==> 12-15 <==
==> flow/design.v <==
module cfg_count_stat  #(
    parameter DATA_WIDTH = 1 
)(
    input                     clk,
    input                     rstn,
    input                     rd_count_mode,      
    input                     sample_mode,        
    input                     rd,
    input    [DATA_WIDTH-1:0] data_in,
    input                     data_in_vld,
    input                     wr,                 
    input    [31:0]           wr_data,
    output  reg [31:0]        data_out 
);
reg [31:0] data_tmp;
reg  data_in_r;
always @ (posedge clk)
begin
    if (!rstn)
        data_in_r <= 0;
    else
        data_in_r <= data_in;
end
always @ (posedge clk)
begin
    if (!rstn)
        data_out <= 0;
    else if(rd)begin
        if (sample_mode)
            if (data_in_vld)
                data_out <= data_tmp + data_in;
            else
                data_out <= data_tmp;
        else
            data_out <= data_tmp ;
    end
end
always @ (posedge clk)
begin
    if (!rstn)
        data_tmp <= 0;
    else if (wr)
        data_tmp <= wr_data;
    else if(data_in_vld)begin
        case ({rd,rd_count_mode,sample_mode})
        3'b000: data_tmp <= data_tmp + (data_in && !data_in_r);
        3'b001: data_tmp <= data_tmp + data_in;
        3'b010: data_tmp <= data_tmp + (data_in && !data_in_r);
        3'b011: data_tmp <= data_tmp + data_in;
        3'b100: data_tmp <= 0; 
        3'b101: data_tmp <= 0;
        3'b110: data_tmp <= data_tmp + (data_in && !data_in_r);
        3'b111: data_tmp <= data_tmp + data_in;
        endcase
    end
    else if (rd && !rd_count_mode) begin
        data_tmp <= 0;
    end
end
endmodule
module cfg#(
    parameter ADDR_WIDTH = 32,
    parameter DATA_WIDTH = 32
)(
    input                             clk          ,
    input                             rstn         ,
    input        [ADDR_WIDTH - 1 : 0] addr         ,
    input        [DATA_WIDTH - 1 : 0] wdata        ,
    output  reg  [DATA_WIDTH - 1 : 0] rdata        ,
    output  reg                       rdata_vld    ,
    input                             wr           ,
    input                             rd           ,
    output  reg  [DATA_WIDTH - 1 : 0] addr_0_2     ,
    output  reg  [DATA_WIDTH - 1 : 0] addr_0_3     ,
    output  reg  [DATA_WIDTH - 1 : 0] addr_0_4     ,
    output  reg  [DATA_WIDTH - 1 : 0] addr_1_0     ,
    output  reg  [DATA_WIDTH - 1 : 0] addr_1_1     ,
    output  reg  [DATA_WIDTH - 1 : 0] addr_1_2     ,
    output  reg  [DATA_WIDTH - 1 : 0] addr_1_3     ,
    output  reg  [DATA_WIDTH - 1 : 0] addr_1_4     ,
    input        [DATA_WIDTH - 1 : 0] addr_2_0     ,
    input        [DATA_WIDTH - 1 : 0] addr_2_1     ,
    input        [DATA_WIDTH - 1 : 0] addr_2_2     ,
    input        [DATA_WIDTH - 1 : 0] addr_2_3      
);
localparam  RD_COUNT_MODE_0   = 6'h0  ;   
localparam  SAMPLE_MODE_0   = 6'h1  ;   
localparam  ADDR_0_2   = 6'h2  ;   
localparam  ADDR_0_3   = 6'h3  ;   
localparam  ADDR_0_4   = 6'h4  ;   
localparam  ADDR_1_0   = 6'h10  ;   
localparam  ADDR_1_1   = 6'h11  ;   
localparam  ADDR_1_2   = 6'h12  ;   
localparam  ADDR_1_3   = 6'h13  ;   
localparam  ADDR_1_4   = 6'h14  ;   
localparam  ADDR_2_0   = 6'h20  ;   
localparam  ADDR_2_1   = 6'h21  ;   
localparam  ADDR_2_2   = 6'h22  ;   
localparam  ADDR_2_3   = 6'h23  ;   
reg rd_count_mode;
reg sample_mode;
reg rdata_vld_r ;
reg rd_r;
reg [31:0]  addr_r;
reg [DATA_WIDTH - 1 : 0] addr_2_3_cnt;      
always @ (posedge clk)
begin
    rd_r <= rd ;
    addr_r   <= addr ;
end
always @ (posedge clk)
begin
    rdata_vld_r <= rd ;
    rdata_vld   <= rdata_vld_r ;
end
always @ (posedge clk)
begin
    if (!rstn)begin
        rd_count_mode  <= 1'h0 ;
        sample_mode  <= 1'h0 ;
        addr_0_2  <= 32'h0 ;
        addr_0_3  <= 32'h0 ;
        addr_0_4  <= 32'h0 ;
        addr_1_0  <= 32'h0 ;
        addr_1_1  <= 32'h0 ;
        addr_1_2  <= 32'h0 ;
        addr_1_3  <= 32'h0 ;
        addr_1_4  <= 32'h0 ;
    end
    else if (wr) begin
        case (addr[5:0])
            RD_COUNT_MODE_0 :
                rd_count_mode <= wdata[0] ;
            SAMPLE_MODE_0 :
                sample_mode <= wdata[0] ;
            ADDR_0_2 :
                addr_0_2 <= wdata ;
            ADDR_0_3 :
                addr_0_3 <= wdata ;
            ADDR_0_4 :
                addr_0_4 <= wdata ;
            ADDR_1_0 :
                addr_1_0 <= wdata ;
            ADDR_1_1 :
                addr_1_1 <= wdata ;
            ADDR_1_2 :
                addr_1_2 <= wdata ;
            ADDR_1_3 :
                addr_1_3 <= wdata ;
            ADDR_1_4 :
                addr_1_4 <= wdata ;
        endcase
    end
end
always @ (posedge clk)
begin
    if (!rstn) begin
        rdata <= 32'b0;
    end
    else if (rd_r) begin
        case (addr_r[5:0])
            RD_COUNT_MODE_0:
                rdata <= {31'b0,rd_count_mode};
            SAMPLE_MODE_0:
                rdata <= {31'b0,sample_mode};
            ADDR_0_2:
                rdata <= addr_0_2;
            ADDR_0_3:
                rdata <= addr_0_3;
            ADDR_0_4:
                rdata <= addr_0_4;
            ADDR_1_0:
                rdata <= addr_1_0;
            ADDR_1_1:
                rdata <= addr_1_1;
            ADDR_1_2:
                rdata <= addr_1_2;
            ADDR_1_3:
                rdata <= addr_1_3;
            ADDR_1_4:
                rdata <= addr_1_4;
            ADDR_2_0:
                rdata <= addr_2_0;
            ADDR_2_1:
                rdata <= addr_2_1;
            ADDR_2_2:
                rdata <= addr_2_2;
            ADDR_2_3:
                rdata <= addr_2_3_cnt;
            default :
                rdata <= 32'hf0f0f0f0;
        endcase
    end
end
wire addr_2_3_rd;
assign addr_2_3_rd = (addr[5:0] == ADDR_2_3 ) ? rd : 1'b0;
cfg_count_stat  addr_2_3_stat(
    .clk(clk),
    .rstn(rstn),
    .rd_count_mode(rd_count_mode),
    .sample_mode(sample_mode),
    .rd(addr_2_3_rd),
    .data_in(addr_2_3[0]),
    .data_in_vld(1'b1),
    .wr(wr && (addr[5:0] == ADDR_2_3)),
    .wr_data(wdata),
    .data_out(addr_2_3_cnt) 
);
endmodule
module cfg_test#(
    parameter DATA_WIDTH = 32
)(
    input clk,
    input rstn,
    input        [DATA_WIDTH - 1 : 0] in_0_2     ,
    input        [DATA_WIDTH - 1 : 0] in_0_3     ,
    input        [DATA_WIDTH - 1 : 0] in_0_4     ,
    input        [DATA_WIDTH - 1 : 0] in_1_0     ,
    input        [DATA_WIDTH - 1 : 0] in_1_1     ,
    input        [DATA_WIDTH - 1 : 0] in_1_2     ,
    input        [DATA_WIDTH - 1 : 0] in_1_3     ,
    input        [DATA_WIDTH - 1 : 0] in_1_4     ,
    output       [DATA_WIDTH - 1 : 0] out_2_0     ,
    output       [DATA_WIDTH - 1 : 0] out_2_1     ,
    output       [DATA_WIDTH - 1 : 0] out_2_2     ,
    output       [DATA_WIDTH - 1 : 0] out_2_3      
);
reg [18:0] cnt;
reg [31:0] reg_0_2;
reg [31:0] reg_2_0;
assign out_2_1 = 1'b1;
assign out_2_2 = 1'b0;
assign out_2_0 = reg_2_0;
always @ (posedge clk)
begin
    if (!rstn)
        reg_0_2 <= 0;
    else
        reg_0_2 <= in_0_2;
end
always @ (posedge clk)
begin
    if (!rstn)
        reg_2_0 <= 0;
    else
        reg_2_0 <= reg_0_2 + 1;
end
always @ (posedge clk)
begin
    if (!rstn)
        cnt <= 0;
    else 
        cnt <= cnt +1;
end
assign out_2_3 = (cnt <100) ? 1'b0 :1'b1;
endmodule
module cfg_test_top(
    input clk ,
    input rstn ,
    input        [32 - 1 : 0] addr         ,
    input        [32 - 1 : 0] wdata        ,
    output       [32 - 1 : 0] rdata        ,
    output                    rdata_vld    ,
    input                     wr           ,
    input                     rd            
);
wire [31:0] in_0_2   ;
wire [31:0] in_0_3   ;
wire [31:0] in_0_4   ;
wire [31:0] in_1_0   ;
wire [31:0] in_1_1   ;
wire [31:0] in_1_2   ;
wire [31:0] in_1_3   ;
wire [31:0] in_1_4   ;
wire [31:0] out_2_0  ;
wire [31:0] out_2_1  ;
wire [31:0] out_2_2  ;
wire [31:0] out_2_3  ;
cfg_test cfg_test_u0(
    .clk        ( clk       ),
    .rstn       ( rstn      ),
    .in_0_2     ( in_0_2    ),
    .in_0_3     ( in_0_3    ),
    .in_0_4     ( in_0_4    ),
    .in_1_0     ( in_1_0    ),
    .in_1_1     ( in_1_1    ),
    .in_1_2     ( in_1_2    ),
    .in_1_3     ( in_1_3    ),
    .in_1_4     ( in_1_4    ),
    .out_2_0    ( out_2_0   ),
    .out_2_1    ( out_2_1   ),
    .out_2_2    ( out_2_2   ),
    .out_2_3    ( out_2_3   )  
);
cfg cfg_u0(
    .clk          (clk         ),
    .rstn         (rstn        ),
    .addr         (addr        ),
    .wdata        (wdata       ),
    .rdata        (rdata       ),
    .rdata_vld    (rdata_vld   ),
    .wr           (wr          ),
    .rd           (rd          ),
    .addr_0_2     (in_0_2     ),
    .addr_0_3     (in_0_3     ),
    .addr_0_4     (in_0_4     ),
    .addr_1_0     (in_1_0     ),
    .addr_1_1     (in_1_1     ),
    .addr_1_2     (in_1_2     ),
    .addr_1_3     (in_1_3     ),
    .addr_1_4     (in_1_4     ),
    .addr_2_0     (out_2_0    ),
    .addr_2_1     (out_2_1    ),
    .addr_2_2     (out_2_2    ),
    .addr_2_3     (out_2_3    ) 
);
endmodule
==> flow/run.sh <==
#!/bin/bash
# the make line also repeats each setting of config.mk as NAME=value (left out here)
make -C /OpenROAD-flow-scripts/flow DESIGN_CONFIG=/design/flow/config.mk WORK_HOME=/design/flow/orfs CLKGATE_MAP_FILE= finish
==> flow/config.mk <==
export PLATFORM = sky130hd
export DESIGN_NAME = cfg_test_top
export DESIGN_NICKNAME = cfg_test_top
export VERILOG_FILES = /design/flow/design.v
export SDC_FILE = /design/flow/constraint.sdc
export NUM_CORES = 4
export LEC_CHECK = 0
export CAP_MARGIN = 20
export CELL_PAD_IN_SITES_DETAIL_PLACEMENT = 1
export CORE_MARGIN = 2
export CORE_UTILIZATION = 40
export CTS_CLUSTER_DIAMETER = 331
export GPL_ROUTABILITY_DRIVEN = 0
export SETUP_SLACK_MARGIN = 1.09
export SLEW_MARGIN = 20
==> flow/constraint.sdc <==
create_clock -name core_clock -period 5.0 [get_ports {clk}]
set_input_delay 1.0000 -clock core_clock [delete_from_list [all_inputs] [get_ports {clk}]]
set_output_delay 1.0000 -clock core_clock [all_outputs]
set_load 0.01 [all_outputs]
==> 02-04 (differences from 12-15) <==
- CAP_MARGIN: 20 -> 35
- CORE_ASPECT_RATIO: default -> 0.53
- CORE_UTILIZATION: 40 -> 36
- CTS_CLUSTER_DIAMETER: 331 -> default
- GPL_ROUTABILITY_DRIVEN: 0 -> default
- HOLD_SLACK_MARGIN: default -> 0.06
- MAX_ROUTING_LAYER: default -> met4
- PLACE_DENSITY_LB_ADDON: default -> 0.03
- SETUP_SLACK_MARGIN: 1.09 -> -0.1
==> flow/constraint.sdc (replaced) <==
create_clock -name core_clock -period 2.21 [get_ports {clk}]
set_input_delay 0.4420 -clock core_clock [delete_from_list [all_inputs] [get_ports {clk}]]
set_output_delay 0.4420 -clock core_clock [all_outputs]
set_load 0.01 [all_outputs]
==> notes <==
12-15 produced a clean layout. 02-04 finished but failed the layout checks on negative setup slack. Register-to-register slack: 12-15 is better than 02-04 (2.1 ns). Against 12-15, the routed wire length of 02-04 is larger by 13%. Against 12-15, the non-clock buffer count of 02-04 is higher by 196. In 12-15 the count of clock-buffer cells in the layout is lower than in 02-04, by 2. Sequential cell count is the same in 12-15 and 02-04. Of 02-04 and 12-15, 12-15 has the higher sequential share of layout area (gap 4.4 points). Between 12-15 and 02-04, the lower clock skew is in 12-15 (gap 0.0031 ns).

---

==> job 2815: inputs <==
// cfg_test_top: RTL as listed in full above, without the edits since
make LEC_CHECK=0 CAP_MARGIN=20 CORE_MARGIN=2 CORE_UTILIZATION=72 CTS_CLUSTER_SIZE=15 PLACE_DENSITY_LB_ADDON=0.27 SLEW_MARGIN=20 finish   # period 2.28 ns
run.sh (not shown) runs the stock make flow with config.mk's settings and CLKGATE_MAP_FILE=.
==> job 9318: changes against job 2815 <==
Settings changed: ABC_AREA set to 1, CORE_UTILIZATION 72 to 70, CTS_CLUSTER_DIAMETER set to 222, CTS_CLUSTER_SIZE 15 to unset, PLACE_DENSITY_LB_ADDON 0.27 to unset.
==> flow/constraint.sdc (replaced) <==
create_clock -name core_clock -period 1.99 [get_ports {clk}]
set_input_delay 0.3980 -clock core_clock [delete_from_list [all_inputs] [get_ports {clk}]]
set_output_delay 0.3980 -clock core_clock [all_outputs]
set_load 0.01 [all_outputs]
==> comparison <==
Job 2815 completed, yet does not pass: negative setup slack. Job 9318 reached the layout checks and failed them: negative setup slack. Against job 2815, the hold slack of job 9318 is lower by 210 ps. Against job 9318, the die area of job 2815 is smaller by 9.5%. Flip-flop count is the same in job 9318 and job 2815. Of job 9318 and job 2815, job 2815 has the higher utilization (gap 1.5 points). In job 9318 the global-route usage is lower than in job 2815, by 2.8 points.
==> figures <==
Post-placement cell area: job 2815 20900 µm²; job 9318 22600 µm²
Placed wire-length estimate: job 2815 40100 µm; job 9318 47100 µm
Reported sequential group power: job 2815 0.00791 W; job 9318 0.00908 W
Wire length on met2: job 2815 30900 µm; job 9318 33100 µm
Int Pwr: job 2815 0.0124 W; job 9318 0.0140 W
Critical-path top delay cell: job 2815 dfxtp_1; job 9318 nor4_4
Worst reg2reg path endpoint: job 2815 cfg_u0.addr_2_3_stat.data_out[21]$_SDFFE_PN0P_; job 9318 cfg_u0.addr_2_3_stat.data_tmp[16]$_SDFF_PN0_
Run status: job 2815 failed layout checks; job 9318 failed layout checks
Reasons for failing layout checks: job 2815 negative setup slack; job 9318 negative setup slack
YS chip area: job 2815 19000 µm²; job 9318 20500 µm²
PD cells: job 2815 704 nW/µm²; job 9318 742 nW/µm²
Overall via count from detail_route: job 2815 20300; job 9318 22500
Non-clock buffering overhead in the final layout: job 2815 0.106; job 9318 0.101

---

==> run a <==
// cfg_test_top: RTL as listed in full above, without the edits since
Settings: LEC_CHECK=0, ABC_AREA=1, CAP_MARGIN=20, CORE_MARGIN=2, CORE_UTILIZATION=72, CTS_CLUSTER_SIZE=78, SETUP_SLACK_MARGIN=-0.34, SLEW_MARGIN=20; clock period 3.54 ns.
==> run b: changes against run a <==
==> flow/config.mk (replaced) <==
export PLATFORM = sky130hd
export DESIGN_NAME = cfg_test_top
export DESIGN_NICKNAME = cfg_test_top
export VERILOG_FILES = /design/flow/design.v
export SDC_FILE = /design/flow/constraint.sdc
export NUM_CORES = 4
export LEC_CHECK = 0
export ABC_AREA = 1
export CAP_MARGIN = 10
export CELL_PAD_IN_SITES_DETAIL_PLACEMENT = 2
export CELL_PAD_IN_SITES_GLOBAL_PLACEMENT = 1
export CORE_ASPECT_RATIO = 0.96
export CORE_MARGIN = 3
export CORE_UTILIZATION = 60
export CTS_CLUSTER_SIZE = 27
export GPL_ROUTABILITY_DRIVEN = 0
export GPL_TIMING_DRIVEN = 0
export MAX_ROUTING_LAYER = met4
export SETUP_SLACK_MARGIN = 0.72
export SLEW_MARGIN = 5
==> flow/constraint.sdc (replaced) <==
create_clock -name core_clock -period 3.45 [get_ports {clk}]
set_input_delay 0.6900 -clock core_clock [delete_from_list [all_inputs] [get_ports {clk}]]
set_output_delay 0.6900 -clock core_clock [all_outputs]
set_load 0.01 [all_outputs]
==> results <==
- In area after synthesis, run b and run a do not differ.
- Synthesized cell count is the same in run a and run b.
- Run a passed the timing, design-rule and antenna checks. Run b stopped in global placement without I/O (3_1_place_gp_skip_io).
- In run a the die size is smaller than in run b, by about 18%.
==> figures <==
Rows: run a 61; run b 65
Flip-flops with a built-in enable: run a 0; run b 0
Top cell type by instance count after synthesis: run a sky130_fd_sc_hd__nand2_1; run b sky130_fd_sc_hd__nand2_1
Die footprint: run a 0.0298 sq mm; run b 0.0364 sq mm
Run status: run a timing/DRC/antenna clean; run b did not finish
Stage where the flow stopped: run a -; run b global placement without I/O (3_1_place_gp_skip_io)
Die Wd: run a 173 um; run b 194 um
Most common reg cell: run a sky130_fd_sc_hd__dfxtp_1; run b sky130_fd_sc_hd__dfxtp_1
Initial Util: run a 73.5%; run b 61.5%
Die Y: run a 173 um; run b 187 um
Core region area: run a 0.0279 sq mm; run b 0.0333 sq mm
Number of warnings reported in the yosys synthesis log: run a 3; run b 3
Power is estimated from default activity; no workload was simulated.
